==> flow/design.v (excerpt) <==
module pcie_pio_ctrl (
  input          clk,
  input          reset,
  input          tvalid,
  input  [63:0]  tdata,
  output         tready,
  input  [7:0]   tstrb,
  input  [21:0]  tuser,
  input          tlast,
  output [7:0]   cfg_addr,
  output [31:0]  cfg_wr_data,
  output         cfg_rd_cmd,
  output         cfg_wr_cmd,
  input  [31:0]  cfg_rd_data,
  input          cfg_valid,
  output         fifo0_wr_cmd,
  output [131:0] fifo0_wr_data,
  input          fifo0_empty_flag,
  input          fifo0_full_flag,
  input          fifo0_prog_full_flag,
  input          fifo1_full_flag,
  input          fifo1_empty_flag,
  output         fifo1_rd_cmd,
  input  [131:0] fifo1_rd_data,
  input  [7:0]   cfg_bus_number,
  input  [4:0]   cfg_device_number,
  input  [2:0]   cfg_function_number,
  input          lnk_up,
  input          cfg_to_turnoff,
  output         cfg_to_turnoff_ok,
  output         tx_tvalid,
  output [63:0]  tx_tdata,
  input          tx_tready,
  output [7:0]   tx_tstrb,
  output         tx_tlast
);
clock: 10.0 ns
lec_check: 0
abc_area: 0
cap_margin: 40
cell_pad_in_sites_detail_placement: 1
core_aspect_ratio: 0.56
core_margin: 6
core_utilization: 40
cts_cluster_diameter: 22
cts_cluster_size: 18
gpl_routability_driven: 0
gpl_timing_driven: 1
hold_slack_margin: 0.04
max_routing_layer: met4
min_routing_layer: met1
place_density_lb_addon: 0.23
slew_margin: 20
run.sh (not shown) runs the stock make flow with config.mk's settings and CLKGATE_MAP_FILE=.
Next try:
==> flow/config.mk (replaced) <==
export PLATFORM = sky130hd
export DESIGN_NAME = pcie_pio_ctrl
export DESIGN_NICKNAME = pcie_pio_ctrl
export VERILOG_FILES = /design/flow/design.v
export SDC_FILE = /design/flow/constraint.sdc
export NUM_CORES = 4
export LEC_CHECK = 0
export ABC_AREA = 1
export CAP_MARGIN = 20
export CORE_MARGIN = 2
export CORE_UTILIZATION = 70
export SLEW_MARGIN = 20
==> flow/constraint.sdc (replaced) <==
create_clock -name core_clock -period 13.2 [get_ports {clk}]
set_input_delay 2.6400 -clock core_clock [delete_from_list [all_inputs] [get_ports {clk}]]
set_output_delay 2.6400 -clock core_clock [all_outputs]
set_load 0.01 [all_outputs]
The new run completed without violations.
Total power went down by 45%.
Synthesized area went up by 3.1%.
Wire length went down by 15%.
Non-clock buffer count went down by 65.
Sequential share of layout area went up by 3.7 points.

========
pcie_pio_ctrl again, from the RTL that the note above started with.
Settings: LEC_CHECK=0, ABC_AREA=0, CAP_MARGIN=20, CELL_PAD_IN_SITES_DETAIL_PLACEMENT=0, CORE_ASPECT_RATIO=0.68, CORE_MARGIN=2, CORE_UTILIZATION=72, CTS_CLUSTER_DIAMETER=66, GPL_TIMING_DRIVEN=1, PLACE_DENSITY=0.35, SETUP_SLACK_MARGIN=0.69, SLEW_MARGIN=20, TNS_END_PERCENT=90; clock period 2.87 ns.
Change:
CORE_ASPECT_RATIO = 0.91   (was 0.68)
CORE_UTILIZATION = 70   (was 72)
CTS_CLUSTER_DIAMETER = 57   (was 66)
CTS_CLUSTER_SIZE = 41   (was default)
HOLD_SLACK_MARGIN = -0.1   (was default)
PLACE_DENSITY = 0.63   (was 0.35)
clock period = 2.84 ns   (was 2.87 ns; I/O delays follow)
Critical path depth goes up by 3.
Worst setup slack gets better by 0.21 ns.
Total power goes down by 5.0%.
Worst hold slack gets worse by 0.025 ns.
Synthesized cell count does not change.
Via count goes down by 4.0%.
Combinational power stays flat.
Sequential power stays flat.
Change:
CORE_ASPECT_RATIO = 1.67   (was 0.91)
CORE_UTILIZATION = 68   (was 70)
CTS_CLUSTER_DIAMETER = default   (was 57)
CTS_CLUSTER_SIZE = default   (was 41)
HOLD_SLACK_MARGIN = default   (was -0.1)
PLACE_DENSITY = default   (was 0.63)
PLACE_DENSITY_LB_ADDON = 0.02   (was default)
SETUP_SLACK_MARGIN = 1.1   (was 0.69)
clock period = 7.44 ns   (was 2.84 ns; I/O delays follow)
What happened: The new run passed the timing, DRC and antenna checks; wire length went down by 14%; non-clock buffer count went down by 291; global-route usage is lower by 3.2 points; core utilization falls by 7.4 points.
Change:
ABC_AREA = default   (was 0)
CELL_PAD_IN_SITES_DETAIL_PLACEMENT = default   (was 0)
CORE_ASPECT_RATIO = default   (was 1.67)
CORE_UTILIZATION = 19   (was 68)
GPL_TIMING_DRIVEN = default   (was 1)
PLACE_DENSITY_LB_ADDON = default   (was 0.02)
SETUP_SLACK_MARGIN = default   (was 1.1)
TNS_END_PERCENT = default   (was 90)
clock period = 13.8 ns   (was 7.44 ns; I/O delays follow)
Via count came out lower slightly.
Count of clock-buffer cells in the layout came out higher by 49.
Cell area came out higher by a few percent.
Non-clock buffer count came out higher by 10.
Area after synthesis stays the same.
Power and IR drop assume default switching activity.
